==> flow/design.v (excerpt) <==
module lc4_core
   (input  wire        clk,
    input  wire        rst,
    output wire [15:0] o_cur_pc,
    input  wire [15:0] i_cur_insn,
    output wire [15:0] o_dmem_addr,
    input  wire [15:0] i_cur_dmem_data,
    output wire        o_dmem_we,
    output wire [15:0] o_dmem_towrite,
    output wire [1:0]  test_stall,
    output wire [15:0] test_cur_pc,
    output wire [15:0] test_cur_insn,
    output wire        test_regfile_we,
    output wire [2:0]  test_regfile_wsel,
    output wire [15:0] test_regfile_data,
    output wire        test_nzp_we,
    output wire [2:0]  test_nzp_new_bits,
    output wire        test_dmem_we,
    output wire [15:0] test_dmem_addr,
    output wire [15:0] test_dmem_data
    );
   wire [7:0] led_unused;
   lc4_processor proc (.clk(clk), .rst(rst), .gwe(1'b1),
                       .o_cur_pc(o_cur_pc), .i_cur_insn(i_cur_insn),
                       .o_dmem_addr(o_dmem_addr), .i_cur_dmem_data(i_cur_dmem_data),
                       .o_dmem_we(o_dmem_we), .o_dmem_towrite(o_dmem_towrite),
                       .test_stall(test_stall), .test_cur_pc(test_cur_pc),
                       .test_cur_insn(test_cur_insn), .test_regfile_we(test_regfile_we),
                       .test_regfile_wsel(test_regfile_wsel), .test_regfile_data(test_regfile_data),
                       .test_nzp_we(test_nzp_we), .test_nzp_new_bits(test_nzp_new_bits),
                       .test_dmem_we(test_dmem_we), .test_dmem_addr(test_dmem_addr),
  ...
export LEC_CHECK = 0
export ABC_AREA = 1
export CAP_MARGIN = 20
export CELL_PAD_IN_SITES_DETAIL_PLACEMENT = 1
export CORE_MARGIN = 2
export CORE_UTILIZATION = 23
export CTS_CLUSTER_SIZE = 35
export GPL_ROUTABILITY_DRIVEN = 0
export HOLD_SLACK_MARGIN = -0.06
export SETUP_SLACK_MARGIN = -2.0
export SLEW_MARGIN = 15
create_clock -name core_clock -period 69.8 [get_ports {clk}]
run.sh (not shown) runs the stock make flow with config.mk's settings and CLKGATE_MAP_FILE=.
==> next run, changes <==
CELL_PAD_IN_SITES_DETAIL_PLACEMENT = unset   (was 1)
CORE_UTILIZATION = 58   (was 23)
CTS_CLUSTER_DIAMETER = 253   (was unset)
CTS_CLUSTER_SIZE = unset   (was 35)
GPL_ROUTABILITY_DRIVEN = unset   (was 0)
HOLD_SLACK_MARGIN = unset   (was -0.06)
SETUP_SLACK_MARGIN = unset   (was -2.0)
SLEW_MARGIN = 20   (was 15)
clock period = 24.7 ns   (was 69.8 ns; I/O delays follow)
The changed run ran to the end with violations: setup timing.
Area after synthesis stays the same.
Die area goes down by well over a third.
First-iteration DRC count is higher by well over a third.
Final area goes up by about a fifth.
==> next run, changes <==
CTS_CLUSTER_DIAMETER = 266   (was 253)
SETUP_SLACK_MARGIN = 4.94   (was unset)
clock period = 21.7 ns   (was 24.7 ns; I/O delays follow)
What happened: The new run reached the layout checks and failed them: setup timing. Wire length is about the same. Sequential cell count does not change. Core utilization falls by 1.7 points.
==> next run, changes <==
ABC_AREA = unset   (was 1)
CTS_CLUSTER_DIAMETER = unset   (was 266)
SETUP_SLACK_MARGIN = unset   (was 4.94)
The new run did not get past global routing, error ODB-0269.
Die area is higher by a little under a tenth.
Synthesized area is higher by a little under a tenth.
Synthesized cell count decreases by a few percent.

========
## build 42
lc4_core again, from the RTL that the note above started with.
## lc4_core
module lc4_core
   (input  wire        clk,
    input  wire        rst,
    output wire [15:0] o_cur_pc,
    input  wire [15:0] i_cur_insn,
    output wire [15:0] o_dmem_addr,
    input  wire [15:0] i_cur_dmem_data,
    output wire        o_dmem_we,
    output wire [15:0] o_dmem_towrite,
    output wire [1:0]  test_stall,
    output wire [15:0] test_cur_pc,
    output wire [15:0] test_cur_insn,
    output wire        test_regfile_we,
    output wire [2:0]  test_regfile_wsel,
    output wire [15:0] test_regfile_data,
    output wire        test_nzp_we,
    output wire [2:0]  test_nzp_new_bits,
    output wire        test_dmem_we,
    output wire [15:0] test_dmem_addr,
    output wire [15:0] test_dmem_data
    );
   wire [7:0] led_unused;
   lc4_processor proc (.clk(clk), .rst(rst), .gwe(1'b1),
                       .o_cur_pc(o_cur_pc), .i_cur_insn(i_cur_insn),
                       .o_dmem_addr(o_dmem_addr), .i_cur_dmem_data(i_cur_dmem_data),
                       .o_dmem_we(o_dmem_we), .o_dmem_towrite(o_dmem_towrite),
                       .test_stall(test_stall), .test_cur_pc(test_cur_pc),
                       .test_cur_insn(test_cur_insn), .test_regfile_we(test_regfile_we),
  ...
clock: 21.7 ns
lec_check: 0
abc_area: 1
cap_margin: 20
core_margin: 2
core_utilization: 58
cts_cluster_diameter: 262
hold_slack_margin: -0.07
slew_margin: 20
tns_end_percent: 5
The flow for build 42 finished, though final verification flagged setup timing.
#### Input delta (build 76 over build 42)
==> flow/config.mk <==
export PLATFORM = sky130hd
export DESIGN_NAME = lc4_core
export DESIGN_NICKNAME = lc4_core
export VERILOG_FILES = /design/flow/design.v
export SDC_FILE = /design/flow/constraint.sdc
export NUM_CORES = 4
export LEC_CHECK = 0
export CAP_MARGIN = 20
export CORE_MARGIN = 2
export CORE_UTILIZATION = 65
export SLEW_MARGIN = 20
export TNS_END_PERCENT = 5
==> flow/constraint.sdc <==
create_clock -name core_clock -period 26.9 [get_ports {clk}]
set_input_delay 5.3800 -clock core_clock [delete_from_list [all_inputs] [get_ports {clk}]]
set_output_delay 5.3800 -clock core_clock [all_outputs]
set_load 0.01 [all_outputs]
## What came out
- Against build 42, estimated wirelength of the detail-placed design in build 76 came out worse.
- Compared to build 42, build 76 has TritonCTS buffer count 4 lower.
- Build 76 reports a lower area share of fa/ha/maj cells after synthesis than build 42 does.
- Tally of unique sky130hd cells used after synthesis is lower on build 42
- Between build 42 and build 76, pre-placement core utilization increased.
- Higher vertical die size was reported by build 42, not build 76.
- Build 76 vs build 42, yosys-reported design area after synthesis went up by about 8%.
- Build 76 did not run to completion, as it errored out during global routing.
Edits applied to the flow inputs when going from build 76 to build 18:
diff --git a/flow/config.mk b/flow/config.mk
--- a/flow/config.mk
+++ b/flow/config.mk
@@ -8,5 +8,4 @@
 export CAP_MARGIN = 20
 export CORE_MARGIN = 2
-export CORE_UTILIZATION = 65
+export CORE_UTILIZATION = 40
 export SLEW_MARGIN = 20
-export TNS_END_PERCENT = 5
==> flow/constraint.sdc <==
create_clock -name core_clock -period 39.0 [get_ports {clk}]
set_input_delay 7.8000 -clock core_clock [delete_from_list [all_inputs] [get_ports {clk}]]
set_output_delay 7.8000 -clock core_clock [all_outputs]
set_load 0.01 [all_outputs]
Findings:
- Build 18 | status: complete | timing, DRC, antenna: pass
- Reported for build 18 and build 76, synthesized cell count turned out identical to the last digit.
- Lower post-detailed-placement half-perimeter wirelength goes to build 18 over build 76.
- Compared to build 76, build 18 was floorplanned on a bigger die.
- In build 18, the area of the core came out 44000 um^2 above the value in build 76.
- | placed instance count | lower: build 18 |
- Build 18 -> build 76: unique cell type count in the Yosys netlist flat
- Diff build 76 -> build 18 | number of CTS-inserted buffers | up by more than 10%
Edits applied to the flow inputs when going from build 18 to build 8:
==> flow/constraint.sdc <==
create_clock -name core_clock -period 40.0 [get_ports {clk}]
set_input_delay 8.0000 -clock core_clock [delete_from_list [all_inputs] [get_ports {clk}]]
set_output_delay 8.0000 -clock core_clock [all_outputs]
set_load 0.01 [all_outputs]
## What came out
- | total via count after detailed routing | higher: build 18 |
- [build 8 vs build 18] worst relative slew slack: higher in build 8
- Post-CTS resize count came out lower on build 8 than on build 18.
- There was hardly any difference in core footprint between build 18 and build 8.
- Relative to build 18, the cell count after placement measured on build 8 has decreased slightly.
- Going from build 18 to build 8, half-perimeter wire length of the detailed placement result moved down, total routing usage reported by global routing saw a decrease, cell area after layout lower, sequential share of cell area rose 0.17 points.
- Highest cell delay on the worst timing path came out lower on build 8 than on build 18.
